== xenon ==
## copyEngine
module copyEngine  #(
    parameter DATA_WIDTH       = 64,
    parameter ADDR_WIDTH       = 32,
    parameter LEN              = 16,
    parameter FULL_WORD_SIZE   = DATA_WIDTH / 8
) (
    input                             rstn,
    input                             clk,
    input                             src_dw_sel_i, 
    input                             dst_dw_sel_i, 
    input                             copy_i,
    input                             set_i,
    input        [7:0]                setVal_i,
    input                             flush_i,
    input        [LEN-1:0]            len_i,
    input        [ADDR_WIDTH-1:0]     src_i,
    input        [ADDR_WIDTH-1:0]     dst_i,
    output logic                      done_o,
    output logic                      mem_re_r,
    output logic [ADDR_WIDTH-1:0]     mem_rad_r,
    input                             mem_rreq_rdy,
    input        [DATA_WIDTH-1:0]     mem_rdat,
    input                             mem_rdat_rdy,
    output logic [FULL_WORD_SIZE-1:0] mem_bwe_r,
    output logic [ADDR_WIDTH-1:0]     mem_wad_r,
    output logic [DATA_WIDTH-1:0]     mem_wdat_r,
    input                             mem_wreq_rdy,
    output logic                      flush_r,
    output logic [ADDR_WIDTH-1:0]     cmd_adr_r,
    input                             cmd_rdy
);
    localparam int WORD_SIZE = FULL_WORD_SIZE / 2;
    localparam int RD_FIFO_DW = 32;
    localparam int RD_FIFO_AW = 4;
    localparam int BYTE_SHIFT = $clog2(FULL_WORD_SIZE);
    localparam int LOG_BYTE_SHIFT = $clog2(BYTE_SHIFT);
    localparam int ALIGN_BUF_SIZE = 2*RD_FIFO_DW;
    localparam int ALIGN_BUF_SIZE_BYTES = ALIGN_BUF_SIZE / 8;
    localparam int LOG_ALIGN_BUF_SIZE = $clog2(ALIGN_BUF_SIZE);
    localparam int LOG_ALIGN_BUF_SIZE_BYTES = $clog2(ALIGN_BUF_SIZE_BYTES);
    localparam int FULL_WRITE_MASK = {FULL_WORD_SIZE {1'b1}};
    localparam int WRITE_MASK = {WORD_SIZE {1'b1}};
    localparam int WRITE_FIRST=0;
    localparam int WRITE_MIDDLE=1;
    localparam int WRITE_LAST=2;
    localparam int WRITE_SKIP=3;  
    logic [BYTE_SHIFT-1:0]              srcShift, srcShift_r;
    logic [BYTE_SHIFT-1:0]              dstShift, dstShift_r;
  ...
Size: ~5600 cells after synthesis, ~880 flip-flops, ~330 I/O pins, about 0.049 mm^2 of cells after synthesis.
clock: 3.77 ns
lec_check: 0
abc_area: 1
cap_margin: 20
core_aspect_ratio: 1.42
core_margin: 2
core_utilization: 72
slew_margin: 20
run.sh (not shown) runs the stock make flow with config.mk's settings and CLKGATE_MAP_FILE=.
In the summary table, xenon is marked failed, with error GRT-0116 raised in 5_1_grt.
Input-level comparison between violet and xenon:
diff --git a/flow/config.mk b/flow/config.mk
--- a/flow/config.mk
+++ b/flow/config.mk
@@ -8 +7,0 @@
-export ABC_AREA = 1
@@ -10 +8,0 @@
-export CORE_ASPECT_RATIO = 1.42
==> flow/constraint.sdc <==
create_clock -name core_clock -period 2.68 [get_ports {clk}]
set_input_delay 0.5360 -clock core_clock [delete_from_list [all_inputs] [get_ports {clk}]]
set_output_delay 0.5360 -clock core_clock [all_outputs]
set_load 0.01 [all_outputs]
## What came out
- 4_1_cts: violet exited with error
- Core region area down about 4% in violet wrt xenon
- Going from xenon to violet, distinct cell type count of the synthesized netlist rose 48, per-instance average area after synthesis picked up an extra 32%, area of the chip fell by 3.6%, aoi/oai-family share of the synthesized area dropped 1.8 points, fraction of the yosys area taken by sequential cells grew by 1.9 points.
Here is what was changed in the inputs of willow compared with violet.
diff --git a/flow/config.mk b/flow/config.mk
--- a/flow/config.mk
+++ b/flow/config.mk
@@ -7,0 +8 @@
+export ABC_AREA = 1
@@ -11,0 +13 @@
+export TNS_END_PERCENT = 5
==> flow/constraint.sdc <==
create_clock -name core_clock -period 2.35 [get_ports {clk}]
set_input_delay 0.4700 -clock core_clock [delete_from_list [all_inputs] [get_ports {clk}]]
set_output_delay 0.4700 -clock core_clock [all_outputs]
set_load 0.01 [all_outputs]
### Flow results
- Run status, willow: aborted in 5_1_grt, error GRT-0116
- | area fraction in full adders, half adders and majority gates | violet vs willow | ≈ equal |
- willow: fraction of the mapped netlist area in simple logic gates 8.1 points above violet
- Die area, violet and willow, higher one = willow.
- Re post-synthesis chip area from yosys: willow is about 3.8% up on violet.
- Compared with violet, willow shows sum of net half-perimeters after detailed placement lower by about 5%.
- Going from violet to willow, sequential element share of the synthesized area shrinks by 1.9 points.
- Number of cells in the yosys synthesis report (lower): violet
- In willow, the number of placed instances, taps included came out 27% above the value in violet.
- When willow is measured against violet, its complex-gate fraction of the synthesized area turns out 1.8 points higher.
- Area of the core region: willow vs violet up about 4%
- On setup slack at placement, violet loses to willow.
Edits applied to the flow inputs when going from willow to nickel:
diff --git a/flow/config.mk b/flow/config.mk
--- a/flow/config.mk
+++ b/flow/config.mk
@@ -8 +7,0 @@
-export ABC_AREA = 1
@@ -10,2 +9,3 @@
-export CORE_MARGIN = 2
-export CORE_UTILIZATION = 72
+export CORE_MARGIN = 6
+export CORE_UTILIZATION = 40
+export MAX_ROUTING_LAYER = met4
@@ -13 +12,0 @@
-export TNS_END_PERCENT = 5
==> flow/constraint.sdc <==
create_clock -name core_clock -period 10.0 [get_ports {clk}]
set_input_delay 2.0000 -clock core_clock [delete_from_list [all_inputs] [get_ports {clk}]]
set_output_delay 2.0000 -clock core_clock [all_outputs]
set_load 0.01 [all_outputs]
Results
- nickel completed end to end with timing, DRC and antenna clean.
- Of nickel and willow, it is nickel that has the lower summed standard-cell area reported by yosys.
- AND-OR/OR-AND gates as the main combinational cell family by area after synthesis was reported by nickel, and simple AND/OR/NAND/NOR gates by willow.
- [nickel vs willow] full die area: higher in nickel
- Part of the Yosys area used for sequential elements: nickel vs willow up 1.9 points
- | total half-perimeter wirelength after legalization and detailed placement | higher: willow |
